$ cat flow/run.sh
#!/bin/bash
# the make line also repeats each setting of config.mk as NAME=value (left out here)
make -C /OpenROAD-flow-scripts/flow DESIGN_CONFIG=/design/flow/config.mk WORK_HOME=/design/flow/orfs CLKGATE_MAP_FILE= finish
$ cat flow/config.mk
export PLATFORM = sky130hd
export DESIGN_NAME = mapper
export DESIGN_NICKNAME = mapper
export VERILOG_FILES = /design/flow/design.v
export SDC_FILE = /design/flow/constraint.sdc
export NUM_CORES = 4
export LEC_CHECK = 0
export ABC_AREA = 0
export CAP_MARGIN = 0
export CORE_ASPECT_RATIO = 0.91
export CORE_MARGIN = 2
export CORE_UTILIZATION = 72
export CTS_CLUSTER_DIAMETER = 400
export CTS_CLUSTER_SIZE = 10
export HOLD_SLACK_MARGIN = 0.3
export PLACE_DENSITY = 0.37
export SETUP_SLACK_MARGIN = 0.83
export SLEW_MARGIN = 20
export TNS_END_PERCENT = 40
$ cat flow/constraint.sdc
create_clock -name core_clock -period 6.22 [get_ports {clk}]
set_input_delay 1.2440 -clock core_clock [delete_from_list [all_inputs] [get_ports {clk}]]
set_output_delay 1.2440 -clock core_clock [all_outputs]
set_load 0.01 [all_outputs]
$ cat flow/design.v
module mapper #(
    parameter DIM4_WIDTH = 8,  
    parameter DIM3_WIDTH = 8, 
    parameter DIM2_WIDTH = 8,  
    parameter DIM1_WIDTH = 8,
    parameter IDX4_WIDTH = 8,  
    parameter IDX3_WIDTH = 8, 
    parameter IDX2_WIDTH = 8,  
    parameter IDX1_WIDTH = 8,
    parameter ROW_MAJOR = 1,   
    parameter ADDR_WIDTH = 32 
)( 
    input  logic                        clk,            
    input  logic                        rst,            
    input  logic [DIM4_WIDTH - 1:0]     dim4, 
    input  logic [DIM3_WIDTH - 1:0]     dim3, 
    input  logic [DIM2_WIDTH - 1:0]     dim2,
    input  logic [DIM1_WIDTH - 1:0]     dim1,
    input  logic [IDX4_WIDTH - 1:0]     idx4,
    input  logic [IDX3_WIDTH - 1:0]     idx3, 
    input  logic [IDX2_WIDTH - 1:0]     idx2,
    input  logic [IDX1_WIDTH - 1:0]     idx1,
    input  logic [ADDR_WIDTH - 1:0]     base_addr,
    output logic [ADDR_WIDTH - 1:0]     addr
);
    logic [ADDR_WIDTH - 1:0] mult1_result, mult2_result, mult3_result;
    logic [ADDR_WIDTH - 1:0] dim3_dim2_dim1, dim2_dim1;
    logic [ADDR_WIDTH - 1:0] addr_temp;
    generate
        if (ROW_MAJOR) begin : row_major_block
            always_ff @(posedge clk or posedge rst) begin
                if (rst) begin
                    dim2_dim1 <= '0;
                    dim3_dim2_dim1 <= '0;
                end else begin
                    dim2_dim1 <= dim2 * dim1;
                    dim3_dim2_dim1 <= dim3 * dim2 * dim1;
                end
            end
            always_ff @(posedge clk or posedge rst) begin
                if (rst) begin
                    mult1_result <= '0;
                    mult2_result <= '0;
                    mult3_result <= '0;
                end else begin
                    mult1_result <= idx4 * dim3_dim2_dim1;
                    mult2_result <= idx3 * dim2_dim1;
                    mult3_result <= idx2 * dim1;
                end
            end
            always_ff @(posedge clk or posedge rst) begin
                if (rst) begin
                    addr_temp <= '0;
                end else begin
                    addr_temp <= base_addr + mult1_result + mult2_result + mult3_result + idx1;
                end
            end
        end else begin : column_major_block
            always_ff @(posedge clk or posedge rst) begin
                if (rst) begin
                    dim2_dim1 <= '0;
                    dim3_dim2_dim1 <= '0;
                end else begin
                    dim2_dim1 <= dim2 * dim1;
                    dim3_dim2_dim1 <= dim3 * dim2 * dim1;
                end
            end
            always_ff @(posedge clk or posedge rst) begin
                if (rst) begin
                    mult1_result <= '0;
                    mult2_result <= '0;
                    mult3_result <= '0;
                end else begin
                    mult1_result <= idx4 * dim3_dim2_dim1;
                    mult2_result <= idx3 * dim2_dim1;
                    mult3_result <= idx1 * dim2;
                end
            end
            always_ff @(posedge clk or posedge rst) begin
                if (rst) begin
                    addr_temp <= '0;
                end else begin
                    addr_temp <= base_addr + mult1_result + mult2_result + mult3_result + idx2;
                end
            end
        end
    endgenerate
    assign addr = addr_temp;
endmodule
==> results of run 1 <==
==> metrics by stage <==
step / util / instances / hold WS [ps] / area [sq um]
after detailed placement: 0.826 / 3494 / 466 / 29700
final: 0.897 / 3575 / 490 / 32200
after CTS: 0.872 / 3559 / 492 / 31300
after global placement: 0.826 / 3494 / 469 / 29700
after global routing: 0.896 / 3573 / 522 / 32200
after floorplan: - / 2774 / 456 / 26700
==> timing repair <==
item,in CTS,in global routing
buffers inserted,34,10
setup endpoints to repair,52,50
pin swaps,139,144
endpoints found under the hold margin,0,0
hold buffers,0,0
resized,268,210
gates cloned,0,1
==> layout make-up <==
class                   count  area share
diodes                      4    0.000311
multi-input cells        2097       0.695
inverters                 453      0.0531
well taps                 476      0.0185
flip-flops and latches    144       0.112
clock inverters            13     0.00470
clock buffers              18      0.0133
repair buffers            370       0.104
==> routing by layer <==
layer  GRT usage  up-vias
met5           0        -
met4       0.175        2
met3      0.0571      456
met2       0.676     1402
met1       0.500    10900
li1            -     9316
==> results.yml, run 1 <==
# flow metrics
synth:
  adder_share: 0.499
  enable_flop_cells: 0
  flop_cell: "sky130_fd_sc_hd__dfrtp_1"
  synth-area-yosys_sq_mm: 0.0264
  netlist_area_sq_mm: 0.0264
  post_synth_num_cell_types: 61
  synth.avg_cell_area_sq_um: 9.51
  netlist_top_cells_count: "sky130_fd_sc_hd__fa_1, sky130_fd_sc_hd__inv_1, sky130_fd_sc_hd__and2_1"
  post_synth_inst_count: 2774
  synth_xor_xnor_area_share: 0.0422
  largest_area_cell: "sky130_fd_sc_hd__fa_1"
  synth-cells-yosys: 2774
  topCombFamilyByArea: "adder cells"
  post_synth_ao_oa_area_fraction: 0.0782
  mux_share: 0.000379
  async_flop_share: 1.00
  netlist_top_cells_area: "sky130_fd_sc_hd__fa_1, sky130_fd_sc_hd__ha_1, sky130_fd_sc_hd__dfrtp_1"
  synth-simple-area-share: 0.168
  synth.most_common_cell: "sky130_fd_sc_hd__fa_1"
  postSynthRegisterBits: 144
  synth-warning-count: 1
  synth_largest_type_area_fraction: 0.345
  synth_seq_share: 0.137
  floorplan.nets: 3652
layout:
  finalNetCount: 3961
  combined_flip_flop_and_latch_cell_area_sq_mm: 0.00360
  comb_area_sq_mm: 0.0224
  fillerInstances: 1550
  area_delta_synth_final_pct: 22.1
setup_path:
  ff2ff_setup_slack_ps: 990
  cp_max_fo: 5
  critPathSlowestCell: "sky130_fd_sc_hd__fa_1"
  r2r-end: "mult1_result[30]"
  setup_cp_type: "primary input to flip-flop"
  cp_common_cell: "sky130_fd_sc_hd__fa_1"
  r2r-start: "dim3_dim2_dim1[2]"
  capture_point_of_the_worst_path: "dim3_dim2_dim1[21]"
  critical_path.endpoint_type: "flip-flop"
  cp_slowest_stage_delay_ps: 540
  timing.critical_path.required_ps: 6560
  crit_cells: 33
  ff2ff_path_depth: 17
  critical_path_buf_inv_count: 10
  setup.worst_path.start: "dim3[6]"
  timing.critical_path.from_type: "primary input"
  cpLargestDelayFamily: "adder cells"
  timing.critical_path.arrival_ps: 8740
final_timing:
  layout_min_cycle_time_ps: 8400
  final.setup.tns_ps: -26710
  worst-slew-pin-transition_ps: 548
  worst_slack_ps: -2180
  fmaxAchievable_ghz: 0.119
  max_slew_margin: 0.631
  rsz_0062_raised_after_global_routing: "true"
  finalClockPeriodUsage: 1.35
  finalMaxSlewViolations: 0
  final-hold-violation-count: 0
  final.setup_skew_ps: 14.4
  setup_viol_count_final: 18
detailed_routing:
  detail_route.wirelength.met1_um: 27500
  routed_wire_length_per_instance_um: 21.6
  drtAntennaViolNets: 0
  initialDrtViolationCount: 2070
  detail_route.wirelength_um: 77400
  top_signal_layer_used: "met5"
  drc: 0
  drt_pre_antenna_iters: 9
  routed-via-count: 22100
  wl_met3_um: 6630
  met2_length_um: 38300
  via_per_inst: 6.19
die:
  initCoreUtil: 0.735
  design.core.area_sq_mm: 0.0359
  floorplan.die_area_sq_mm: 0.0382
  die_height_um: 187
  core.rowCount: 66
  die_w_um: 205
  io_pins: 130
run_status:
  violated_checks: "negative setup slack"
  outcome: "complete, but fails checks"
placed_design:
  io_buffer_count: 121
  dpl.hpwl_um: 52300
  gpl.final_weighted_congestion: 0.917
  place_ws_ps: -2960
min_path:
  min_to: "addr_temp[0]"
  worstHoldPathType: "flip-flop to flip-flop"
  min_from: "mult3_result[0]"
  holdPathStages: 1
clocking:
  clock-sinks: 144
  htreeDepth: 4
  worst_setup_hold_path_clk_slew_ps: 60
  total_cts_buffers: 17
  clkLatencyLatePin_ps: 460
  cts.path.max_buffers: 2
  cts_tree: "built"
  clockRootBuffer: "sky130_fd_sc_hd__clkbuf_16"
global_route:
  initial_antenna_violation_count: 4
  grt_pass1_vias: 23600
  grt_first_pass_wirelength_um: 119000
  grt_max_degree: 111
  grt.total_usage: 0.395
  grt.overflow.total: 0
run:
  timing.max_cap.violations: 0
  warning_count: 41
==> inputs of run 2 (changes only) <==
- ABC_AREA: 0 -> unset
- CAP_MARGIN: 0 -> 20
- CELL_PAD_IN_SITES_DETAIL_PLACEMENT: unset -> 1
- CELL_PAD_IN_SITES_GLOBAL_PLACEMENT: unset -> 1
- CORE_ASPECT_RATIO: 0.91 -> unset
- CORE_MARGIN: 2 -> 4
- CORE_UTILIZATION: 72 -> 31
- CTS_CLUSTER_DIAMETER: 400 -> unset
- CTS_CLUSTER_SIZE: 10 -> unset
- GPL_TIMING_DRIVEN: unset -> 0
- HOLD_SLACK_MARGIN: 0.3 -> unset
- MAX_ROUTING_LAYER: unset -> met4
- PLACE_DENSITY: 0.37 -> unset
- PLACE_DENSITY_LB_ADDON: unset -> 0.02
- SETUP_SLACK_MARGIN: 0.83 -> unset
- TNS_END_PERCENT: 40 -> unset
- clock period: 6.22 -> 12.0 ns (I/O delays scaled with it)
==> results.yml, run 2 <==
# flow metrics
run_status:
  outcome: "no timing/DRC/antenna violations"
placed_design:
  dpl.hpwl_um: 68500
  gpl.final_weighted_congestion: 0.840
  io_buffer_count: 120
  inst_count_dp: 4029
  postPlaceCellArea_sq_mm: 0.0290
synth:
  synth.avg_cell_area_sq_um: 9.51
  post_synth_ao_oa_area_fraction: 0.0782
  enable_flop_cells: 0
  async_flop_share: 1.00
  post_synth_inst_count: 2774
  largest_area_cell: "sky130_fd_sc_hd__fa_1"
  synth-simple-area-share: 0.168
  mux_share: 0.000379
  adder_share: 0.499
  synth_seq_share: 0.137
  postSynthRegisterBits: 144
  floorplan.nets: 3652
  flop_cell: "sky130_fd_sc_hd__dfrtp_1"
  synth.most_common_cell: "sky130_fd_sc_hd__fa_1"
  netlist_area_sq_mm: 0.0264
  synth-cells-yosys: 2774
  synth_largest_type_area_fraction: 0.345
  synth_xor_xnor_area_share: 0.0422
  synth-warning-count: 1
  topCombFamilyByArea: "adder cells"
  post_synth_num_cell_types: 61
  synth-area-yosys_sq_mm: 0.0264
  netlist_top_cells_area: "sky130_fd_sc_hd__fa_1, sky130_fd_sc_hd__ha_1, sky130_fd_sc_hd__dfrtp_1"
  netlist_top_cells_count: "sky130_fd_sc_hd__fa_1, sky130_fd_sc_hd__inv_1, sky130_fd_sc_hd__and2_1"
final_timing:
  finalMaxSlewViolations: 0
  rsz_0062_raised_after_global_routing: "false"
  finalClockPeriodUsage: 0.943
  worst-slew-pin-transition_ps: 900
  final.setup_skew_ps: 9.32
  fmaxAchievable_ghz: 0.0883
  final-hold-violation-count: 0
  max_slew_margin: 0.400
  layout_min_cycle_time_ps: 11320
  setup_viol_count_final: 0
clocking:
  total_cts_buffers: 17
  worst_setup_hold_path_clk_slew_ps: 70
  htreeDepth: 4
  cts_tree: "built"
  clkLatencyLatePin_ps: 480
  cts.path.max_buffers: 2
  post_cts_hold_buffer_count: 0
  clockRootBuffer: "sky130_fd_sc_hd__clkbuf_16"
  clock-sinks: 144
setup_path:
  cp_common_cell: "sky130_fd_sc_hd__fa_1"
  setup.worst_path.start: "dim2[3]"
  crit_cells: 31
  ff2ff_path_depth: 16
  cp_max_fo: 10
  cpLargestDelayFamily: "adder cells"
  capture_point_of_the_worst_path: "dim3_dim2_dim1[23]"
  r2r-end: "mult1_result[30]"
  timing.critical_path.arrival_ps: 11670
  critical_path.endpoint_type: "flip-flop"
  timing.critical_path.required_ps: 12350
  critPathSlowestCell: "sky130_fd_sc_hd__clkdlybuf4s50_1"
  critical_path_buf_inv_count: 7
  cp_slowest_stage_delay_ps: 680
  r2r-start: "dim3_dim2_dim1[9]"
  setup_cp_type: "primary input to flip-flop"
  timing.critical_path.from_type: "primary input"
  ff2ff_setup_slack_ps: 6780
die:
  floorplan.die_area_sq_mm: 0.0899
  initCoreUtil: 0.314
  core.rowCount: 106
  die_w_um: 300
  die_height_um: 300
  design.core.area_sq_mm: 0.0840
  io_pins: 130
detailed_routing:
  routed_wire_length_per_instance_um: 19.7
  drc: 0
  via_per_inst: 4.70
  drt_pre_antenna_iters: 5
  drtAntennaViolNets: 0
  initialDrtViolationCount: 515
  routed-via-count: 19100
  detail_route.wirelength_um: 80100
layout:
  comb_area_sq_mm: 0.0208
  fillerInstances: 9665
  final_design_instance_area_without_fill_sq_mm: 0.0297
  final_cells: 4065
  combined_flip_flop_and_latch_cell_area_sq_mm: 0.00360
  area_delta_synth_final_pct: 12.6
  finalNetCount: 3792
min_path:
  worstHoldPathType: "flip-flop to flip-flop"
  min_from: "mult3_result[0]"
  min_to: "addr_temp[0]"
  holdPathStages: 1
global_route:
  grt_pass1_vias: 22300
  initial_antenna_violation_count: 7
  grt_max_degree: 95
  grt.overflow.total: 0
  grt.total_usage: 0.192
  grt_first_pass_wirelength_um: 129000
run:
  warning_count: 34
  timing.max_cap.violations: 0
run 2: repair_timing:
action,in CTS,in global routing
setup endpoints to repair,0,2
setup buffers,0,0
resized,0,5
run 2: per-layer routing:
layer,vias to the layer above,track usage,routed length [um]
met3,74,0.0247,2300
met4,0,0.0569,2030
met5,-,-,0
li1,8963,-,-
met2,252,0.315,38000
met1,9801,0.251,37800
run 2: layout make-up:
class / count / area share
buffer: 80 / 0.0101
tap: 1134 / 0.0477
clock buffer: 21 / 0.0158
sequential: 144 / 0.121
timing repair buffer: 121 / 0.0413
clock inverter: 11 / 0.00589
antenna: 4 / 0.000337
inverter: 453 / 0.0575
multi-input combinational: 2097 / 0.700
run 2: through the flow:
step | TNS, ps | hold slack (ps) | utilization | worst slack (ps)
4_1_cts | 0 | 522 | 0.354 | 307
5_1_grt | 0 | 539 | 0.354 | 55.7
6_report | 0 | 525 | 0.354 | 680
3_3_place_gp | -130 | 480 | 0.346 | -130
3_5_place_dp | -254 | 514 | 0.346 | -200
2_1_floorplan | 0 | 456 | - | 2080
==> inputs of run 3 (changes only) <==
- CELL_PAD_IN_SITES_DETAIL_PLACEMENT: 1 -> unset
- CELL_PAD_IN_SITES_GLOBAL_PLACEMENT: 1 -> unset
- CORE_ASPECT_RATIO: unset -> 1.42
- CORE_MARGIN: 4 -> 7
- CORE_UTILIZATION: 31 -> 46
- CTS_CLUSTER_DIAMETER: unset -> 182
- CTS_CLUSTER_SIZE: unset -> 98
- GPL_TIMING_DRIVEN: 0 -> unset
- HOLD_SLACK_MARGIN: unset -> 0.29
- MAX_ROUTING_LAYER: met4 -> unset
- PLACE_DENSITY: unset -> 0.87
- PLACE_DENSITY_LB_ADDON: 0.02 -> unset
- SETUP_SLACK_MARGIN: unset -> -1.19
- TNS_END_PERCENT: unset -> 5
==> results.yml, run 3 <==
# flow metrics
run_status:
  outcome: "no timing/DRC/antenna violations"
detailed_routing:
  detail_route.wirelength_um: 60600
  routed-via-count: 19600
  drt_pre_antenna_iters: 6
  drtAntennaViolNets: 0
  routed_wire_length_per_instance_um: 16.8
  drc: 0
  initialDrtViolationCount: 1094
  via_per_inst: 5.43
run:
  timing.max_cap.violations: 0
  warning_count: 34
clocking:
  post_cts_hold_buffer_count: 0
  worst_setup_hold_path_clk_slew_ps: 70
  clkLatencyLatePin_ps: 440
  clock-sinks: 144
  cts.repair.resized: 0
  cts_post_setup_buffers_inserted: 0
  cts.path.max_buffers: 2
  clockRootBuffer: "sky130_fd_sc_hd__clkbuf_16"
  cts_tree: "built"
  htreeDepth: 4
  total_cts_buffers: 17
setup_path:
  timing.critical_path.from_type: "primary input"
  ff2ff_path_depth: 16
  cp_max_fo: 16
  timing.critical_path.required_ps: 12310
  critical_path.endpoint_type: "flip-flop"
  timing.critical_path.arrival_ps: 11120
  r2r-end: "mult2_result[21]"
  cp_slowest_stage_delay_ps: 740
  critPathSlowestCell: "sky130_fd_sc_hd__clkdlybuf4s50_1"
  critical_path_buf_inv_count: 7
  cpLargestDelayFamily: "adder cells"
  capture_point_of_the_worst_path: "dim3_dim2_dim1[23]"
  setup_cp_type: "primary input to flip-flop"
  cp_common_cell: "sky130_fd_sc_hd__fa_1"
  ff2ff_setup_slack_ps: 6660
  r2r-start: "dim2_dim1[3]"
  setup.worst_path.start: "dim2[2]"
  crit_cells: 32
final_timing:
  rsz_0062_raised_after_global_routing: "false"
  finalMaxSlewViolations: 0
  max_slew_margin: 0.359
  final.setup.tns_ps: 0
  final-hold-violation-count: 0
  finalClockPeriodUsage: 0.901
  fmaxAchievable_ghz: 0.0925
  worst-slew-pin-transition_ps: 959
  final.setup_skew_ps: 14.4
  setup_viol_count_final: 0
  worst_slack_ps: 1190
  layout_min_cycle_time_ps: 10810
placed_design:
  postPlaceCellArea_sq_mm: 0.0284
  inst_count_dp: 3574
  io_buffer_count: 121
  dpl.hpwl_um: 49200
  place_ws_ps: 720
  gpl.final_weighted_congestion: 0.876
synth:
  synth.most_common_cell: "sky130_fd_sc_hd__fa_1"
  largest_area_cell: "sky130_fd_sc_hd__fa_1"
  post_synth_ao_oa_area_fraction: 0.0782
  enable_flop_cells: 0
  topCombFamilyByArea: "adder cells"
  synth-area-yosys_sq_mm: 0.0264
  synth.avg_cell_area_sq_um: 9.51
  netlist_top_cells_area: "sky130_fd_sc_hd__fa_1, sky130_fd_sc_hd__ha_1, sky130_fd_sc_hd__dfrtp_1"
  post_synth_inst_count: 2774
  synth_largest_type_area_fraction: 0.345
  synth-simple-area-share: 0.168
  flop_cell: "sky130_fd_sc_hd__dfrtp_1"
  synth_seq_share: 0.137
  synth-warning-count: 1
  postSynthRegisterBits: 144
  synth_xor_xnor_area_share: 0.0422
  floorplan.nets: 3652
  synth-cells-yosys: 2774
  async_flop_share: 1.00
  netlist_area_sq_mm: 0.0264
  post_synth_num_cell_types: 61
  netlist_top_cells_count: "sky130_fd_sc_hd__fa_1, sky130_fd_sc_hd__inv_1, sky130_fd_sc_hd__and2_1"
  mux_share: 0.000379
  adder_share: 0.499
die:
  die_w_um: 215
  floorplan.die_area_sq_mm: 0.0644
  core.rowCount: 104
  initCoreUtil: 0.465
  design.core.area_sq_mm: 0.0567
  io_pins: 130
  die_height_um: 299
global_route:
  grt_pass1_vias: 21900
  grt.overflow.total: 0
  initial_antenna_violation_count: 7
  grt_first_pass_wirelength_um: 102000
  grt.total_usage: 0.190
  grt_max_degree: 84
layout:
  final_cells: 3607
  final_design_instance_area_without_fill_sq_mm: 0.0290
  area_delta_synth_final_pct: 9.73
  finalNetCount: 3729
min_path:
  min_from: "mult3_result[0]"
  min_to: "addr_temp[0]"
  worstHoldPathType: "flip-flop to flip-flop"
  holdPathStages: 1
## run 3: metal layers
metal	vias to the layer above	share of wire	GRT usage
li1	8850	-	-
met1	9918	0.37	0.199
met4	10	0.036	0.0779
met5	-	0.0011	0
met2	622	0.54	0.372
met3	174	0.052	0.0308
## run 3: metrics by stage
| step | utilization | hold slack, ps |
|---|---|---|
| global route | 0.510 | 518 |
| floorplan | - | 456 |
| finish | 0.510 | 489 |
| global placement | 0.500 | 467 |
| CTS | 0.510 | 486 |
| detailed placement | 0.500 | 471 |
## run 3: area by class of cell
type                            instances  area, sq um
Antenna cell                            1         2.50
Clock buffer                           19          443
Clock inverter                         13          150
Fill cell                            4897        27800
Inverter                              453         1710
Multi-Input combinational cell       2097        20800
Sequential cell                       144         3600
Tap cell                              742          928
Timing Repair Buffer                  138         1340
==> inputs of run 4 (changes only) <==
- CAP_MARGIN: 20 -> 5
- CORE_ASPECT_RATIO: 1.42 -> unset
- CORE_MARGIN: 7 -> 2
- CORE_UTILIZATION: 46 -> 70
- CTS_CLUSTER_DIAMETER: 182 -> 343
- CTS_CLUSTER_SIZE: 98 -> 35
- HOLD_SLACK_MARGIN: 0.29 -> unset
- PLACE_DENSITY: 0.87 -> unset
- SETUP_SLACK_MARGIN: -1.19 -> unset
- TNS_END_PERCENT: 5 -> unset
- clock period: 12.0 -> 7.38 ns (I/O delays scaled with it)
==> results.yml, run 4 <==
# flow metrics
min_path:
  min_from: "mult3_result[0]"
  holdPathStages: 1
  worstHoldPathType: "flip-flop to flip-flop"
  min_to: "addr_temp[0]"
final_timing:
  finalClockPeriodUsage: 1.14
  worst_slack_ps: -1000
  final-hold-violation-count: 0
  setup_viol_count_final: 13
  max_slew_margin: 0.296
  worst-slew-pin-transition_ps: 1050
  final.setup_skew_ps: 14.4
  final.setup.tns_ps: -8880
  fmaxAchievable_ghz: 0.119
  finalMaxSlewViolations: 0
  rsz_0062_raised_after_global_routing: "true"
  layout_min_cycle_time_ps: 8380
clocking:
  total_cts_buffers: 17
  clkLatencyLatePin_ps: 460
  cts.path.max_buffers: 2
  worst_setup_hold_path_clk_slew_ps: 70
  clock-sinks: 144
  htreeDepth: 4
  cts_tree: "built"
  clockRootBuffer: "sky130_fd_sc_hd__clkbuf_16"
  post_cts_hold_buffer_count: 0
setup_path:
  critPathSlowestCell: "sky130_fd_sc_hd__fa_1"
  cp_max_fo: 10
  critical_path_buf_inv_count: 8
  capture_point_of_the_worst_path: "dim3_dim2_dim1[23]"
  setup_cp_type: "primary input to flip-flop"
  ff2ff_path_depth: 16
  cp_slowest_stage_delay_ps: 540
  setup.worst_path.start: "dim2[2]"
  timing.critical_path.required_ps: 7760
  timing.critical_path.arrival_ps: 8760
  r2r-start: "dim3_dim2_dim1[9]"
  timing.critical_path.from_type: "primary input"
  ff2ff_setup_slack_ps: 2110
  cp_common_cell: "sky130_fd_sc_hd__fa_1"
  critical_path.endpoint_type: "flip-flop"
  r2r-end: "mult1_result[30]"
  cpLargestDelayFamily: "adder cells"
  crit_cells: 34
placed_design:
  io_buffer_count: 121
  gpl.final_weighted_congestion: 0.921
  inst_count_dp: 3462
  dpl.hpwl_um: 50600
die:
  die_w_um: 198
  floorplan.die_area_sq_mm: 0.0393
  io_pins: 130
  die_height_um: 198
  design.core.area_sq_mm: 0.0374
  initCoreUtil: 0.706
  core.rowCount: 71
detailed_routing:
  detail_route.wirelength_um: 61900
  via_per_inst: 5.67
  drtAntennaViolNets: 0
  drc: 0
  routed-via-count: 19900
  initialDrtViolationCount: 1064
  routed_wire_length_per_instance_um: 17.6
  drt_pre_antenna_iters: 5
synth:
  topCombFamilyByArea: "adder cells"
  enable_flop_cells: 0
  synth_xor_xnor_area_share: 0.0422
  synth_seq_share: 0.137
  synth-warning-count: 1
  post_synth_num_cell_types: 61
  netlist_top_cells_count: "sky130_fd_sc_hd__fa_1, sky130_fd_sc_hd__inv_1, sky130_fd_sc_hd__and2_1"
  async_flop_share: 1.00
  largest_area_cell: "sky130_fd_sc_hd__fa_1"
  synth.most_common_cell: "sky130_fd_sc_hd__fa_1"
  synth_largest_type_area_fraction: 0.345
  flop_cell: "sky130_fd_sc_hd__dfrtp_1"
  netlist_top_cells_area: "sky130_fd_sc_hd__fa_1, sky130_fd_sc_hd__ha_1, sky130_fd_sc_hd__dfrtp_1"
  post_synth_ao_oa_area_fraction: 0.0782
  synth-area-yosys_sq_mm: 0.0264
  mux_share: 0.000379
  post_synth_inst_count: 2774
  netlist_area_sq_mm: 0.0264
  adder_share: 0.499
  synth.avg_cell_area_sq_um: 9.51
  floorplan.nets: 3652
  synth-cells-yosys: 2774
  synth-simple-area-share: 0.168
  postSynthRegisterBits: 144
global_route:
  grt_max_degree: 102
  grt_pass1_vias: 21800
  grt.overflow.total: 0
  initial_antenna_violation_count: 4
  grt_first_pass_wirelength_um: 105000
  grt.total_usage: 0.340
run_status:
  outcome: "complete, but fails checks"
  violated_checks: "negative setup slack"
layout:
  post-route-util: 0.813
  final_cells: 3517
  finalNetCount: 3870
  area_delta_synth_final_pct: 15.3
run:
  warning_count: 42
  timing.max_cap.violations: 0
run 4: what timing repair did:
item                                    in CTS  in global routing
endpoints found under the setup margin      17                 17
cloned                                       0                  0
resized                                    127                 58
setup buffers                               12                 13
hold endpoints to repair                     0                  0
pin swaps                                   73                 78
run 4: per-stage QoR:
step / setup WS [ps] / area [sq um] / hold WS, ps
global route: -1260 / 30400 / 571
finish: -1000 / 30400 / 545
global placement: -1880 / 29300 / 521
detailed placement: -2080 / 29300 / 535
floorplan: -1060 / 26800 / 456
CTS: -1050 / 30100 / 545
run 4: final cells by class:
cell class | instances | area (sq um)
Sequential cell | 144 | 3600
Timing Repair Buffer | 279 | 2470
Clock inverter | 15 | 169
Tap cell | 511 | 639
Inverter | 453 | 1710
Antenna cell | 1 | 2.50
Fill cell | 2365 | 6980
Multi-Input combinational cell | 2097 | 21400
Clock buffer | 17 | 425
run 4: metal layers:
layer,GRT usage,part of all wire,vias to the layer above
met3,0.0608,0.068,116
met1,0.435,0.41,9990
met2,0.591,0.50,699
li1,-,-,9128
met5,0,0.00070,-
met4,0.107,0.022,6
==> inputs of run 5 (changes only) <==
- CAP_MARGIN: 5 -> 20
- CORE_UTILIZATION: 70 -> 38
- CTS_CLUSTER_DIAMETER: 343 -> unset
- CTS_CLUSTER_SIZE: 35 -> unset
- clock period: 7.38 -> 18.4 ns (I/O delays scaled with it)
==> results.yml, run 5 <==
# flow metrics
synth:
  synth.most_common_cell: "sky130_fd_sc_hd__fa_1"
  netlist_top_cells_area: "sky130_fd_sc_hd__fa_1, sky130_fd_sc_hd__ha_1, sky130_fd_sc_hd__dfrtp_1"
  post_synth_num_cell_types: 61
  async_flop_share: 1.00
  synth_largest_type_area_fraction: 0.345
  topCombFamilyByArea: "adder cells"
  synth_seq_share: 0.137
  synth_xor_xnor_area_share: 0.0422
  synth-simple-area-share: 0.168
  synth-area-yosys_sq_mm: 0.0264
  netlist_top_cells_count: "sky130_fd_sc_hd__fa_1, sky130_fd_sc_hd__inv_1, sky130_fd_sc_hd__and2_1"
  post_synth_inst_count: 2774
  floorplan.nets: 3652
  synth-cells-yosys: 2774
  adder_share: 0.499
  synth.avg_cell_area_sq_um: 9.51
  synth-warning-count: 1
  flop_cell: "sky130_fd_sc_hd__dfrtp_1"
  post_synth_ao_oa_area_fraction: 0.0782
  netlist_area_sq_mm: 0.0264
  enable_flop_cells: 0
  largest_area_cell: "sky130_fd_sc_hd__fa_1"
  mux_share: 0.000379
  postSynthRegisterBits: 144
detailed_routing:
  drtAntennaViolNets: 0
  drc: 0
  detail_route.wirelength_um: 57600
  routed-via-count: 18500
  via_per_inst: 4.87
  initialDrtViolationCount: 878
  drt_pre_antenna_iters: 5
  routed_wire_length_per_instance_um: 15.2
final_timing:
  layout_min_cycle_time_ps: 12280
  finalClockPeriodUsage: 0.668
  finalMaxSlewViolations: 0
  worst_slack_ps: 6120
  final.setup.tns_ps: 0
  worst-slew-pin-transition_ps: 974
  max_slew_margin: 0.349
  setup_viol_count_final: 0
  fmaxAchievable_ghz: 0.0814
  final-hold-violation-count: 0
  rsz_0062_raised_after_global_routing: "false"
  final.setup_skew_ps: 17.5
die:
  design.core.area_sq_mm: 0.0687
  core.rowCount: 96
  die_w_um: 268
  initCoreUtil: 0.384
  die_height_um: 268
  io_pins: 130
  floorplan.die_area_sq_mm: 0.0716
global_route:
  grt.overflow.total: 0
  initial_antenna_violation_count: 1
  grt.total_usage: 0.172
  grt_first_pass_wirelength_um: 99400
  grt_max_degree: 76
  grt_pass1_vias: 19700
setup_path:
  capture_point_of_the_worst_path: "dim3_dim2_dim1[23]"
  critical_path_buf_inv_count: 8
  r2r-start: "dim2_dim1[3]"
  r2r-end: "mult2_result[23]"
  setup_cp_type: "primary input to flip-flop"
  crit_cells: 32
  setup.worst_path.start: "dim2[2]"
  cp_max_fo: 16
  timing.critical_path.required_ps: 18740
  critPathSlowestCell: "sky130_fd_sc_hd__clkdlybuf4s50_1"
  cp_common_cell: "sky130_fd_sc_hd__fa_1"
  ff2ff_path_depth: 16
  cp_slowest_stage_delay_ps: 890
  cpLargestDelayFamily: "adder cells"
  critical_path.endpoint_type: "flip-flop"
  timing.critical_path.arrival_ps: 12620
  ff2ff_setup_slack_ps: 13190
  timing.critical_path.from_type: "primary input"
placed_design:
  gpl.final_weighted_congestion: 0.872
  io_buffer_count: 121
  dpl.hpwl_um: 47000
  place_ws_ps: 5660
clocking:
  clockRootBuffer: "sky130_fd_sc_hd__clkbuf_16"
  htreeDepth: 4
  clkLatencyLatePin_ps: 450
  cts.repair.resized: 0
  cts_post_setup_buffers_inserted: 0
  cts_tree: "built"
  cts.path.max_buffers: 2
  clock-sinks: 144
  post_cts_hold_buffer_count: 0
  total_cts_buffers: 17
  worst_setup_hold_path_clk_slew_ps: 70
min_path:
  min_to: "addr_temp[0]"
  holdPathStages: 1
  min_from: "mult3_result[0]"
  worstHoldPathType: "flip-flop to flip-flop"
layout:
  finalNetCount: 3727
  area_delta_synth_final_pct: 10.4
run:
  timing.max_cap.violations: 0
  warning_count: 34
run_status:
  outcome: "no timing/DRC/antenna violations"
[run 5: layout make-up]
cell class,instances,area [sq um]
Antenna cell,1,2.50
Clock buffer,18,439
Clock inverter,14,120
Fill cell,6834,39600
Inverter,453,1710
Multi-Input combinational cell,2097,20800
Sequential cell,144,3600
Tap cell,931,1160
Timing Repair Buffer,136,1320
[run 5: stage by stage]
step / hold WS [ps] / area, sq um / cells / util
floorplan: 456 / 26400 / 2774 / -
global placement: 557 / 28600 / 3761 / 0.416
detailed placement: 544 / 28600 / 3761 / 0.416
CTS: 558 / 29100 / 3793 / 0.424
global route: 567 / 29100 / 3793 / 0.424
finish: 549 / 29100 / 3794 / 0.424
[run 5: layer usage]
metal	share of wire	track usage
met5	0	0
met4	0.016	0.0371
met3	0.042	0.0256
met2	0.46	0.288
met1	0.48	0.237
==> inputs of run 6 (changes only) <==
- CELL_PAD_IN_SITES_DETAIL_PLACEMENT: unset -> 0
- CELL_PAD_IN_SITES_GLOBAL_PLACEMENT: unset -> 1
- CORE_ASPECT_RATIO: unset -> 1.09
- CORE_UTILIZATION: 38 -> 52
- GPL_ROUTABILITY_DRIVEN: unset -> 0
- PLACE_DENSITY_LB_ADDON: unset -> 0.17
- SETUP_SLACK_MARGIN: unset -> 0.68
- TNS_END_PERCENT: unset -> 35
- clock period: 18.4 -> 6.33 ns (I/O delays scaled with it)
==> results.yml, run 6 <==
# flow metrics
run_status:
  outcome: "complete, but fails checks"
  violated_checks: "negative setup slack"
synth:
  post_synth_inst_count: 2774
  synth-simple-area-share: 0.168
  largest_area_cell: "sky130_fd_sc_hd__fa_1"
  netlist_top_cells_area: "sky130_fd_sc_hd__fa_1, sky130_fd_sc_hd__ha_1, sky130_fd_sc_hd__dfrtp_1"
  netlist_area_sq_mm: 0.0264
  flop_cell: "sky130_fd_sc_hd__dfrtp_1"
  async_flop_share: 1.00
  synth.most_common_cell: "sky130_fd_sc_hd__fa_1"
  synth-area-yosys_sq_mm: 0.0264
  synth_largest_type_area_fraction: 0.345
  topCombFamilyByArea: "adder cells"
  enable_flop_cells: 0
  synth_seq_share: 0.137
  post_synth_ao_oa_area_fraction: 0.0782
  mux_share: 0.000379
  synth-cells-yosys: 2774
  postSynthRegisterBits: 144
  synth-warning-count: 1
  netlist_top_cells_count: "sky130_fd_sc_hd__fa_1, sky130_fd_sc_hd__inv_1, sky130_fd_sc_hd__and2_1"
  floorplan.nets: 3652
  synth_xor_xnor_area_share: 0.0422
  post_synth_num_cell_types: 61
  adder_share: 0.499
  synth.avg_cell_area_sq_um: 9.51
detailed_routing:
  via_per_inst: 5.27
  detail_route.wirelength_um: 61300
  drtAntennaViolNets: 0
  drt_pre_antenna_iters: 6
  drc: 0
  routed_wire_length_per_instance_um: 16.4
  routed-via-count: 19700
  initialDrtViolationCount: 761
layout:
  final_cells: 3739
  finalNetCount: 3943
  post-route-util: 0.627
  area_delta_synth_final_pct: 19.7
  comb_area_sq_mm: 0.0217
  combined_flip_flop_and_latch_cell_area_sq_mm: 0.00360
  fillerInstances: 4230
final_timing:
  finalClockPeriodUsage: 1.29
  final.setup_skew_ps: 15.1
  finalMaxSlewViolations: 0
  final.setup.tns_ps: -21850
  worst-slew-pin-transition_ps: 671
  max_slew_margin: 0.552
  fmaxAchievable_ghz: 0.122
  worst_slack_ps: -1860
  final-hold-violation-count: 0
  layout_min_cycle_time_ps: 8190
  setup_viol_count_final: 17
  rsz_0062_raised_after_global_routing: "true"
die:
  floorplan.die_area_sq_mm: 0.0526
  die_w_um: 220
  initCoreUtil: 0.524
  design.core.area_sq_mm: 0.0504
  die_height_um: 239
  io_pins: 130
  core.rowCount: 86
setup_path:
  timing.critical_path.from_type: "primary input"
  r2r-start: "dim2_dim1[2]"
  critPathSlowestCell: "sky130_fd_sc_hd__fa_1"
  r2r-end: "mult2_result[23]"
  setup_cp_type: "primary input to flip-flop"
  critical_path.endpoint_type: "flip-flop"
  timing.critical_path.required_ps: 6660
  cpLargestDelayFamily: "adder cells"
  ff2ff_path_depth: 18
  crit_cells: 35
  cp_common_cell: "sky130_fd_sc_hd__fa_1"
  critical_path_buf_inv_count: 12
  ff2ff_setup_slack_ps: 1300
  setup.worst_path.start: "dim3[1]"
  cp_slowest_stage_delay_ps: 520
  capture_point_of_the_worst_path: "dim3_dim2_dim1[21]"
  cp_max_fo: 6
  timing.critical_path.arrival_ps: 8530
min_path:
  holdPathStages: 1
  min_to: "addr_temp[0]"
  worstHoldPathType: "flip-flop to flip-flop"
  min_from: "mult3_result[0]"
clocking:
  total_cts_buffers: 17
  cts_tree: "built"
  cts.path.max_buffers: 2
  htreeDepth: 4
  clockRootBuffer: "sky130_fd_sc_hd__clkbuf_16"
  worst_setup_hold_path_clk_slew_ps: 70
  clock-sinks: 144
  post_cts_hold_buffer_count: 0
  clkLatencyLatePin_ps: 450
global_route:
  grt_max_degree: 62
  grt.overflow.total: 0
  grt_pass1_vias: 21500
  initial_antenna_violation_count: 4
  grt_first_pass_wirelength_um: 104000
  grt.total_usage: 0.249
placed_design:
  io_buffer_count: 121
  place_ws_ps: -2900
  inst_count_dp: 3678
  dpl.hpwl_um: 51600
run:
  timing.max_cap.violations: 0
  warning_count: 37
==> run 6: routing by layer <==
metal  wire length, um  share of wire  vias up  GRT usage
li1                  -              -     9272          -
met1             26200           0.43     9886      0.316
met2             31100           0.51      444      0.443
met3              2740          0.045       82     0.0337
met4              1250          0.020        4     0.0687
met5                27        0.00044        -          0
==> run 6: layout make-up <==
type	instances	share of cell area
Timing Repair Buffer	352	0.100
Antenna cell	1	0.0000793
Clock buffer	18	0.0136
Inverter	453	0.0541
Tap cell	660	0.0262
Clock inverter	14	0.00464
Multi-Input combinational cell	2097	0.687
Sequential cell	144	0.114
==> run 6: per-stage QoR <==
stage          hold WS (ps)  area (sq um)
2_1_floorplan           456         26700
3_3_place_gp            463         29900
3_5_place_dp            471         29900
4_1_cts                 487         31200
5_1_grt                 509         31600
6_report                484         31600
==> run 6: timing repair <==
item,in CTS,in global routing
pin swaps,92,89
endpoints found under the setup margin,35,39
buffers inserted,20,8
resized,204,86
==> inputs of run 7 (changes only) <==
- CAP_MARGIN: 20 -> 10
- CELL_PAD_IN_SITES_DETAIL_PLACEMENT: 0 -> unset
- CELL_PAD_IN_SITES_GLOBAL_PLACEMENT: 1 -> unset
- CORE_ASPECT_RATIO: 1.09 -> unset
- CORE_UTILIZATION: 52 -> 72
- CTS_CLUSTER_DIAMETER: unset -> 221
- GPL_ROUTABILITY_DRIVEN: 0 -> unset
- PLACE_DENSITY_LB_ADDON: 0.17 -> unset
- SETUP_SLACK_MARGIN: 0.68 -> 1.33
- TNS_END_PERCENT: 35 -> unset
- clock period: 6.33 -> 12.0 ns (I/O delays scaled with it)
==> results.yml, run 7 <==
# flow metrics
run_status:
  outcome: "no timing/DRC/antenna violations"
synth:
  synth-cells-yosys: 2774
  netlist_top_cells_count: "sky130_fd_sc_hd__fa_1, sky130_fd_sc_hd__inv_1, sky130_fd_sc_hd__and2_1"
  largest_area_cell: "sky130_fd_sc_hd__fa_1"
  synth.avg_cell_area_sq_um: 9.51
  topCombFamilyByArea: "adder cells"
  post_synth_num_cell_types: 61
  synth_xor_xnor_area_share: 0.0422
  floorplan.nets: 3652
  post_synth_ao_oa_area_fraction: 0.0782
  post_synth_inst_count: 2774
  async_flop_share: 1.00
  synth-warning-count: 1
  enable_flop_cells: 0
  synth.most_common_cell: "sky130_fd_sc_hd__fa_1"
  synth-area-yosys_sq_mm: 0.0264
  synth-simple-area-share: 0.168
  synth_largest_type_area_fraction: 0.345
  netlist_top_cells_area: "sky130_fd_sc_hd__fa_1, sky130_fd_sc_hd__ha_1, sky130_fd_sc_hd__dfrtp_1"
  netlist_area_sq_mm: 0.0264
  adder_share: 0.499
  mux_share: 0.000379
  flop_cell: "sky130_fd_sc_hd__dfrtp_1"
  postSynthRegisterBits: 144
  synth_seq_share: 0.137
clocking:
  post_cts_hold_buffer_count: 0
  worst_setup_hold_path_clk_slew_ps: 70
  clockRootBuffer: "sky130_fd_sc_hd__clkbuf_16"
  htreeDepth: 4
  clock-sinks: 144
  clkLatencyLatePin_ps: 440
  cts.path.max_buffers: 2
  total_cts_buffers: 17
  cts_tree: "built"
setup_path:
  ff2ff_setup_slack_ps: 6710
  cp_max_fo: 16
  setup_cp_type: "primary input to flip-flop"
  r2r-end: "mult2_result[23]"
  setup.worst_path.start: "dim2[6]"
  r2r-start: "dim2_dim1[3]"
  critical_path.endpoint_type: "flip-flop"
  timing.critical_path.arrival_ps: 10510
  cpLargestDelayFamily: "adder cells"
  cp_common_cell: "sky130_fd_sc_hd__fa_1"
  capture_point_of_the_worst_path: "dim3_dim2_dim1[23]"
  cp_slowest_stage_delay_ps: 520
  timing.critical_path.from_type: "primary input"
  timing.critical_path.required_ps: 12330
  ff2ff_path_depth: 16
  crit_cells: 31
  critical_path_buf_inv_count: 7
  critPathSlowestCell: "sky130_fd_sc_hd__fa_1"
final_timing:
  fmaxAchievable_ghz: 0.0982
  setup_viol_count_final: 0
  final-hold-violation-count: 0
  layout_min_cycle_time_ps: 10180
  final.setup.tns_ps: 0
  worst_slack_ps: 1820
  final.setup_skew_ps: 9.77
  rsz_0062_raised_after_global_routing: "false"
  finalClockPeriodUsage: 0.848
  max_slew_margin: 0.296
  finalMaxSlewViolations: 0
  worst-slew-pin-transition_ps: 1050
placed_design:
  gpl.final_weighted_congestion: 0.892
  dpl.hpwl_um: 46400
  io_buffer_count: 121
  place_ws_ps: 738
global_route:
  grt.overflow.total: 0
  grt_max_degree: 84
  grt.total_usage: 0.325
  initial_antenna_violation_count: 1
  grt_pass1_vias: 20900
  grt_first_pass_wirelength_um: 99300
die:
  floorplan.die_area_sq_mm: 0.0382
  core.rowCount: 70
  die_w_um: 195
  die_height_um: 195
  io_pins: 130
  design.core.area_sq_mm: 0.0363
  initCoreUtil: 0.726
min_path:
  worstHoldPathType: "flip-flop to flip-flop"
  min_to: "addr_temp[0]"
  min_from: "mult3_result[0]"
  holdPathStages: 1
detailed_routing:
  drt_pre_antenna_iters: 6
  via_per_inst: 5.84
  detail_route.wirelength_um: 58100
  routed_wire_length_per_instance_um: 17.4
  drtAntennaViolNets: 0
  routed-via-count: 19500
  drc: 0
  antennaDiodeCount: 0
  initialDrtViolationCount: 1284
run:
  timing.max_cap.violations: 0
  warning_count: 36
layout:
  finalNetCount: 3730
  area_delta_synth_final_pct: 8.79
run 7: final cells by class:
cell class                 count  area [sq um]
inverter                     453          1710
multi-input combinational   2097         20800
fill                        2434          7640
sequential                   144          3600
tap                          468           586
clock inverter                15           195
clock buffer                  17           425
timing repair buffer         139          1350
run 7: layer usage:
layer,part of all wire,vias to the layer above,track usage
li1,-,8842,-
met1,0.42,9771,0.424
met5,0,-,0
met2,0.50,751,0.566
met4,0.019,0,0.0930
met3,0.070,105,0.0503
run 7: repair_timing:
action,in CTS,in global routing
resized,5,27
setup endpoints to repair,2,7
pin swaps,0,3
buffers inserted,0,6
run 7: through the flow:
step	std cells	hold slack, ps	util	cell area [sq um]
6_report	3333	561	0.790	28700
5_1_grt	3333	570	0.790	28700
4_1_cts	3327	544	0.787	28600
3_5_place_dp	3295	527	0.770	28000
3_3_place_gp	3295	520	0.770	28000
2_1_floorplan	2774	456	-	26400
==> inputs of run 8 (changes only) <==
- CELL_PAD_IN_SITES_DETAIL_PLACEMENT: unset -> 2
- CORE_MARGIN: 2 -> 5
- CORE_UTILIZATION: 72 -> 38
- CTS_CLUSTER_DIAMETER: 221 -> unset
- MIN_ROUTING_LAYER: unset -> met1
- PLACE_DENSITY: unset -> 0.77
- SETUP_SLACK_MARGIN: 1.33 -> 2.52
- SLEW_MARGIN: 20 -> 40
- TNS_END_PERCENT: unset -> 55
- clock period: 12.0 -> 20.0 ns (I/O delays scaled with it)
==> results.yml, run 8 <==
# flow metrics
final_timing:
  worst-slew-pin-transition_ps: 984
  setup_viol_count_final: 0
  fmaxAchievable_ghz: 0.0737
  rsz_0062_raised_after_global_routing: "false"
  finalMaxSlewViolations: 0
  final.setup_skew_ps: 24.2
  layout_min_cycle_time_ps: 13570
  final-hold-violation-count: 0
  final.setup.tns_ps: 0
  finalClockPeriodUsage: 0.678
  max_slew_margin: 0.342
run:
  timing.max_cap.violations: 0
  warning_count: 38
synth:
  synth_xor_xnor_area_share: 0.0422
  synth_seq_share: 0.137
  synth-area-yosys_sq_mm: 0.0264
  post_synth_num_cell_types: 61
  flop_cell: "sky130_fd_sc_hd__dfrtp_1"
  synth-warning-count: 1
  synth_largest_type_area_fraction: 0.345
  async_flop_share: 1.00
  floorplan.nets: 3652
  netlist_area_sq_mm: 0.0264
  topCombFamilyByArea: "adder cells"
  netlist_top_cells_area: "sky130_fd_sc_hd__fa_1, sky130_fd_sc_hd__ha_1, sky130_fd_sc_hd__dfrtp_1"
  post_synth_ao_oa_area_fraction: 0.0782
  post_synth_inst_count: 2774
  synth.avg_cell_area_sq_um: 9.51
  postSynthRegisterBits: 144
  netlist_top_cells_count: "sky130_fd_sc_hd__fa_1, sky130_fd_sc_hd__inv_1, sky130_fd_sc_hd__and2_1"
  synth-simple-area-share: 0.168
  mux_share: 0.000379
  synth.most_common_cell: "sky130_fd_sc_hd__fa_1"
  enable_flop_cells: 0
  largest_area_cell: "sky130_fd_sc_hd__fa_1"
  synth-cells-yosys: 2774
  adder_share: 0.499
setup_path:
  timing.critical_path.arrival_ps: 13950
  cp_common_cell: "sky130_fd_sc_hd__fa_1"
  capture_point_of_the_worst_path: "dim3_dim2_dim1[23]"
  setup.worst_path.start: "dim2[2]"
  setup_cp_type: "primary input to flip-flop"
  critical_path_buf_inv_count: 6
  ff2ff_setup_slack_ps: 12140
  timing.critical_path.from_type: "primary input"
  r2r-end: "mult2_result[20]"
  cpLargestDelayFamily: "adder cells"
  critPathSlowestCell: "sky130_fd_sc_hd__clkdlybuf4s50_1"
  cp_max_fo: 16
  crit_cells: 31
  r2r-start: "dim2_dim1[8]"
  timing.critical_path.required_ps: 20380
  cp_slowest_stage_delay_ps: 810
  critical_path.endpoint_type: "flip-flop"
  ff2ff_path_depth: 16
clocking:
  cts.path.max_buffers: 2
  cts_post_setup_buffers_inserted: 0
  total_cts_buffers: 17
  htreeDepth: 4
  clkLatencyLatePin_ps: 500
  clockRootBuffer: "sky130_fd_sc_hd__clkbuf_16"
  cts.repair.resized: 0
  clock-sinks: 144
  cts_tree: "built"
  post_cts_hold_buffer_count: 0
  worst_setup_hold_path_clk_slew_ps: 70
placed_design:
  dpl.hpwl_um: 109000
  inst_count_dp: 3760
  io_buffer_count: 121
  gpl.final_weighted_congestion: 0.865
min_path:
  min_from: "mult1_result[31]"
  worstHoldPathType: "flip-flop to flip-flop"
  min_to: "addr_temp[31]"
  holdPathStages: 2
global_route:
  grt_pass1_vias: 29300
  initial_antenna_violation_count: 47
  grt_max_degree: 94
  grt.total_usage: 0.448
  grt.overflow.total: 0
  grt_first_pass_wirelength_um: 231000
detailed_routing:
  routed_wire_length_per_instance_um: 43.9
  initialDrtViolationCount: 3150
  routed-via-count: 25800
  via_per_inst: 6.76
  drc: 0
  detail_route.wirelength_um: 168000
  drtAntennaViolNets: 0
  drt_pre_antenna_iters: 6
layout:
  area_delta_synth_final_pct: 11.0
  final_cells: 3819
  fillerInstances: 7320
  finalNetCount: 3729
die:
  design.core.area_sq_mm: 0.0687
  die_w_um: 274
  core.rowCount: 96
  floorplan.die_area_sq_mm: 0.0748
  die_height_um: 274
  initCoreUtil: 0.384
  io_pins: 130
run_status:
  outcome: "no timing/DRC/antenna violations"
-- run 8: layout make-up --
| type | instances | area [sq um] | share of cell area |
|---|---|---|---|
| clock buffer | 18 | 429 | 0.0147 |
| tap | 931 | 1160 | 0.0398 |
| sequential | 144 | 3600 | 0.123 |
| clock inverter | 13 | 114 | 0.00389 |
| multi-input combinational | 2097 | 20900 | 0.713 |
| inverter | 453 | 1710 | 0.0583 |
| antenna | 25 | 62.6 | 0.00214 |
| timing repair buffer | 138 | 1340 | 0.0457 |
-- run 8: metrics by stage --
stage               cell area (sq um)  hold slack, ps   util  setup slack, ps
CTS                             29100             577  0.424             6770
global placement                28600             494  0.416             7090
detailed placement              28600             549  0.416             6290
floorplan                       26400             456      -             8480
global route                    29200             606  0.426             6230
finish                          29300             592  0.426             6430
-- run 8: metal layers --
metal,track usage,vias to the layer above,share of wire
met5,0.107,-,0.0073
met4,0.435,60,0.14
met3,0.305,1519,0.14
met2,0.661,2634,0.43
met1,0.393,12700,0.29
li1,-,8869,-
==> inputs of run 9 (changes only) <==
- CAP_MARGIN: 10 -> 5
- CELL_PAD_IN_SITES_DETAIL_PLACEMENT: 2 -> unset
- CORE_MARGIN: 5 -> 2
- CORE_UTILIZATION: 38 -> 72
- CTS_CLUSTER_DIAMETER: unset -> 343
- CTS_CLUSTER_SIZE: unset -> 35
- MIN_ROUTING_LAYER: met1 -> unset
- PLACE_DENSITY: 0.77 -> unset
- SETUP_SLACK_MARGIN: 2.52 -> 0.44
- SLEW_MARGIN: 40 -> 20
- TNS_END_PERCENT: 55 -> unset
- clock period: 20.0 -> 7.25 ns (I/O delays scaled with it)
==> results.yml, run 9 <==
# flow metrics
global_route:
  initial_antenna_violation_count: 0
  grt_first_pass_wirelength_um: 109000
  grt.total_usage: 0.359
  grt.overflow.total: 0
  grt_pass1_vias: 22500
  grt_max_degree: 90
placed_design:
  dpl.hpwl_um: 51200
  io_buffer_count: 121
  postPlaceCellArea_sq_mm: 0.0293
  gpl.final_weighted_congestion: 0.911
  place_ws_ps: -2140
synth:
  synth-simple-area-share: 0.168
  synth-area-yosys_sq_mm: 0.0264
  adder_share: 0.499
  synth-warning-count: 1
  synth_xor_xnor_area_share: 0.0422
  netlist_top_cells_count: "sky130_fd_sc_hd__fa_1, sky130_fd_sc_hd__inv_1, sky130_fd_sc_hd__and2_1"
  flop_cell: "sky130_fd_sc_hd__dfrtp_1"
  topCombFamilyByArea: "adder cells"
  synth.most_common_cell: "sky130_fd_sc_hd__fa_1"
  synth_largest_type_area_fraction: 0.345
  netlist_top_cells_area: "sky130_fd_sc_hd__fa_1, sky130_fd_sc_hd__ha_1, sky130_fd_sc_hd__dfrtp_1"
  synth.avg_cell_area_sq_um: 9.51
  floorplan.nets: 3652
  synth-cells-yosys: 2774
  mux_share: 0.000379
  enable_flop_cells: 0
  async_flop_share: 1.00
  post_synth_ao_oa_area_fraction: 0.0782
  post_synth_inst_count: 2774
  synth_seq_share: 0.137
  largest_area_cell: "sky130_fd_sc_hd__fa_1"
  netlist_area_sq_mm: 0.0264
  post_synth_num_cell_types: 61
  postSynthRegisterBits: 144
setup_path:
  cp_slowest_stage_delay_ps: 520
  critPathSlowestCell: "sky130_fd_sc_hd__fa_1"
  r2r-start: "dim3_dim2_dim1[9]"
  capture_point_of_the_worst_path: "dim3_dim2_dim1[19]"
  crit_cells: 34
  critical_path.endpoint_type: "flip-flop"
  cpLargestDelayFamily: "adder cells"
  ff2ff_path_depth: 16
  cp_common_cell: "sky130_fd_sc_hd__fa_1"
  timing.critical_path.from_type: "primary input"
  timing.critical_path.required_ps: 7580
  setup.worst_path.start: "dim3[0]"
  r2r-end: "mult1_result[30]"
  setup_cp_type: "primary input to flip-flop"
  cp_max_fo: 7
  ff2ff_setup_slack_ps: 1990
  timing.critical_path.arrival_ps: 8850
  critical_path_buf_inv_count: 10
final_timing:
  finalClockPeriodUsage: 1.18
  final.setup_skew_ps: 13.4
  fin_worst_hold_slack_ps: 563
  fmaxAchievable_ghz: 0.117
  worst_slack_ps: -1270
  finalMaxSlewViolations: 0
  worst-slew-pin-transition_ps: 895
  rsz_0062_raised_after_global_routing: "true"
  final-hold-violation-count: 0
  layout_min_cycle_time_ps: 8520
  max_slew_margin: 0.402
  setup_viol_count_final: 15
layout:
  combined_flip_flop_and_latch_cell_area_sq_mm: 0.00360
  area_delta_synth_final_pct: 15.7
  fillerInstances: 2073
  comb_area_sq_mm: 0.0215
  finalNetCount: 3883
  post-route-util: 0.840
  final_design_instance_area_without_fill_sq_mm: 0.0305
run:
  warning_count: 39
  timing.max_cap.violations: 0
die:
  core.rowCount: 70
  die_height_um: 195
  die_w_um: 195
  floorplan.die_area_sq_mm: 0.0382
  design.core.area_sq_mm: 0.0363
  initCoreUtil: 0.726
  io_pins: 130
run_status:
  outcome: "complete, but fails checks"
  violated_checks: "negative setup slack"
detailed_routing:
  routed_wire_length_per_instance_um: 18.8
  drc: 0
  detail_route.wirelength_um: 65400
  drtAntennaViolNets: 0
  routed-via-count: 20600
  via_per_inst: 5.89
  drt_pre_antenna_iters: 7
  initialDrtViolationCount: 1350
clocking:
  clockRootBuffer: "sky130_fd_sc_hd__clkbuf_16"
  total_cts_buffers: 17
  post_cts_hold_buffer_count: 0
  worst_setup_hold_path_clk_slew_ps: 70
  clkLatencyLatePin_ps: 450
  cts.path.max_buffers: 2
  cts_tree: "built"
  htreeDepth: 4
  clock-sinks: 144
min_path:
  min_from: "mult3_result[0]"
  worstHoldPathType: "flip-flop to flip-flop"
  holdPathStages: 1
  min_to: "addr_temp[0]"
run 9: through the flow:
step | instances | setup TNS, ps
after floorplan | 2774 | -9680
after global placement | 3429 | -24460
after detailed placement | 3429 | -26950
after CTS | 3474 | -12000
after global routing | 3486 | -15960
final | 3487 | -12350
run 9: cell type report:
type	instances	area share
diodes	1	0.0000820
clock buffers	19	0.0145
clock inverters	13	0.00504
inverters	453	0.0559
multi-input cells	2097	0.704
flip-flops and latches	144	0.118
well taps	468	0.0192
repair buffers	292	0.0831
run 9: metal layers:
metal  part of all wire  global-route usage
met3              0.071              0.0539
met5                  0                   0
met2               0.52               0.651
met4              0.034               0.126
met1               0.38               0.438
run 9: what timing repair did:
action / in CTS / in global routing
buffers inserted: 13 / 12
pin swaps: 78 / 49
resized: 109 / 64
setup endpoints to repair: 18 / 18
==> inputs of run 10 (changes only) <==
- CAP_MARGIN: 5 -> 30
- CELL_PAD_IN_SITES_DETAIL_PLACEMENT: unset -> 0
- CTS_CLUSTER_DIAMETER: 343 -> unset
- CTS_CLUSTER_SIZE: 35 -> 54
- GPL_ROUTABILITY_DRIVEN: unset -> 0
- HOLD_SLACK_MARGIN: unset -> 0.29
- MIN_ROUTING_LAYER: unset -> met1
- PLACE_DENSITY_LB_ADDON: unset -> 0.01
- SETUP_SLACK_MARGIN: 0.44 -> -0.61
- SLEW_MARGIN: 20 -> 40
- TNS_END_PERCENT: unset -> 55
- clock period: 7.25 -> 6.39 ns (I/O delays scaled with it)
==> results.yml, run 10 <==
# flow metrics
die:
  io_pins: 130
  die_w_um: 195
  die_height_um: 195
  design.core.area_sq_mm: 0.0363
  core.rowCount: 70
  initCoreUtil: 0.726
  floorplan.die_area_sq_mm: 0.0382
min_path:
  worstHoldPathType: "flip-flop to flip-flop"
  min_from: "mult3_result[0]"
  min_to: "addr_temp[0]"
  holdPathStages: 1
clocking:
  clkLatencyLatePin_ps: 440
  cts_tree: "built"
  clock-sinks: 144
  worst_setup_hold_path_clk_slew_ps: 70
  cts.path.max_buffers: 2
  htreeDepth: 4
  post_cts_hold_buffer_count: 0
  total_cts_buffers: 17
  clockRootBuffer: "sky130_fd_sc_hd__clkbuf_16"
setup_path:
  crit_cells: 33
  ff2ff_path_depth: 16
  r2r-start: "dim2_dim1[6]"
  cpLargestDelayFamily: "adder cells"
  critPathSlowestCell: "sky130_fd_sc_hd__fa_1"
  setup_cp_type: "primary input to flip-flop"
  setup.worst_path.start: "dim2[3]"
  cp_common_cell: "sky130_fd_sc_hd__fa_1"
  ff2ff_setup_slack_ps: 1310
  critical_path_buf_inv_count: 9
  r2r-end: "mult2_result[21]"
  cp_slowest_stage_delay_ps: 580
  cp_max_fo: 9
  critical_path.endpoint_type: "flip-flop"
  capture_point_of_the_worst_path: "dim3_dim2_dim1[23]"
  timing.critical_path.required_ps: 6750
  timing.critical_path.arrival_ps: 8710
  timing.critical_path.from_type: "primary input"
global_route:
  initial_antenna_violation_count: 0
  grt_pass1_vias: 22700
  grt_first_pass_wirelength_um: 109000
  gr_util_met1: 0.443
  fraction_of_met2_tracks_used_by_global_routing: 0.631
  grt_max_degree: 94
  most_used_routing_layer: "met2"
  grt.overflow.total: 0
  grt.total_usage: 0.360
  gr-usage-met3: 0.0580
run_status:
  violated_checks: "negative setup slack"
  outcome: "complete, but fails checks"
detailed_routing:
  routed_wire_length_per_instance_um: 18.8
  drt_pre_antenna_iters: 6
  routed-via-count: 20700
  drtAntennaViolNets: 0
  drc: 0
  detail_route.wirelength_um: 66100
  via_per_inst: 5.89
  initialDrtViolationCount: 1511
synth:
  flop_cell: "sky130_fd_sc_hd__dfrtp_1"
  postSynthRegisterBits: 144
  synth-area-yosys_sq_mm: 0.0264
  synth.most_common_cell: "sky130_fd_sc_hd__fa_1"
  topCombFamilyByArea: "adder cells"
  enable_flop_cells: 0
  netlist_top_cells_area: "sky130_fd_sc_hd__fa_1, sky130_fd_sc_hd__ha_1, sky130_fd_sc_hd__dfrtp_1"
  largest_area_cell: "sky130_fd_sc_hd__fa_1"
  async_flop_share: 1.00
  netlist_top_cells_count: "sky130_fd_sc_hd__fa_1, sky130_fd_sc_hd__inv_1, sky130_fd_sc_hd__and2_1"
  synth.avg_cell_area_sq_um: 9.51
  adder_share: 0.499
  mux_share: 0.000379
  synth-warning-count: 1
  netlist_area_sq_mm: 0.0264
  post_synth_num_cell_types: 61
  synth-cells-yosys: 2774
  post_synth_inst_count: 2774
  floorplan.nets: 3652
  synth_largest_type_area_fraction: 0.345
  post_synth_ao_oa_area_fraction: 0.0782
  synth-simple-area-share: 0.168
  synth_xor_xnor_area_share: 0.0422
  synth_seq_share: 0.137
final_timing:
  max_slew_margin: 0.526
  worst-slew-pin-transition_ps: 708
  layout_min_cycle_time_ps: 8350
  fin_worst_hold_slack_ps: 529
  finalClockPeriodUsage: 1.31
  finalMaxSlewViolations: 0
  final.setup.tns_ps: -23150
  rsz_0062_raised_after_global_routing: "true"
  final.setup_skew_ps: 8.57
  fmaxAchievable_ghz: 0.120
  setup_viol_count_final: 18
  worst_slack_ps: -1960
  final-hold-violation-count: 0
placed_design:
  place_ws_ps: -2860
  io_buffer_count: 121
  dpl.hpwl_um: 51500
  postPlaceCellArea_sq_mm: 0.0295
layout:
  finalNetCount: 3914
  fillerInstances: 1998
  final_design_instance_area_without_fill_sq_mm: 0.0308
  area_delta_synth_final_pct: 16.6
  post-route-util: 0.846
run:
  warning_count: 37
  timing.max_cap.violations: 0
-- run 10: through the flow --
step                instances
floorplan                2774
finish                   3518
global placement         3459
global route             3517
CTS                      3510
detailed placement       3459
-- run 10: area by class of cell --
| class | instances | area (sq um) | share of cell area |
|---|---|---|---|
| clock inverter | 11 | 104 | 0.00338 |
| multi-input combinational | 2097 | 21500 | 0.698 |
| antenna | 1 | 2.50 | 0.0000814 |
| clock buffer | 21 | 460 | 0.0150 |
| tap | 468 | 586 | 0.0190 |
| inverter | 453 | 1710 | 0.0556 |
| timing repair buffer | 323 | 2810 | 0.0915 |
| sequential | 144 | 3600 | 0.117 |
-- run 10: metal layers --
layer	wire (um)	part of all wire
met5	0	0
met4	2910	0.044
met3	4680	0.071
met2	33300	0.50
met1	25200	0.38
-- run 10: timing repair --
action | 4_1_cts | 5_1_grt
resized | 142 | 50
pin swaps | 64 | 52
setup endpoints to repair | 17 | 17
setup buffers | 19 | 10
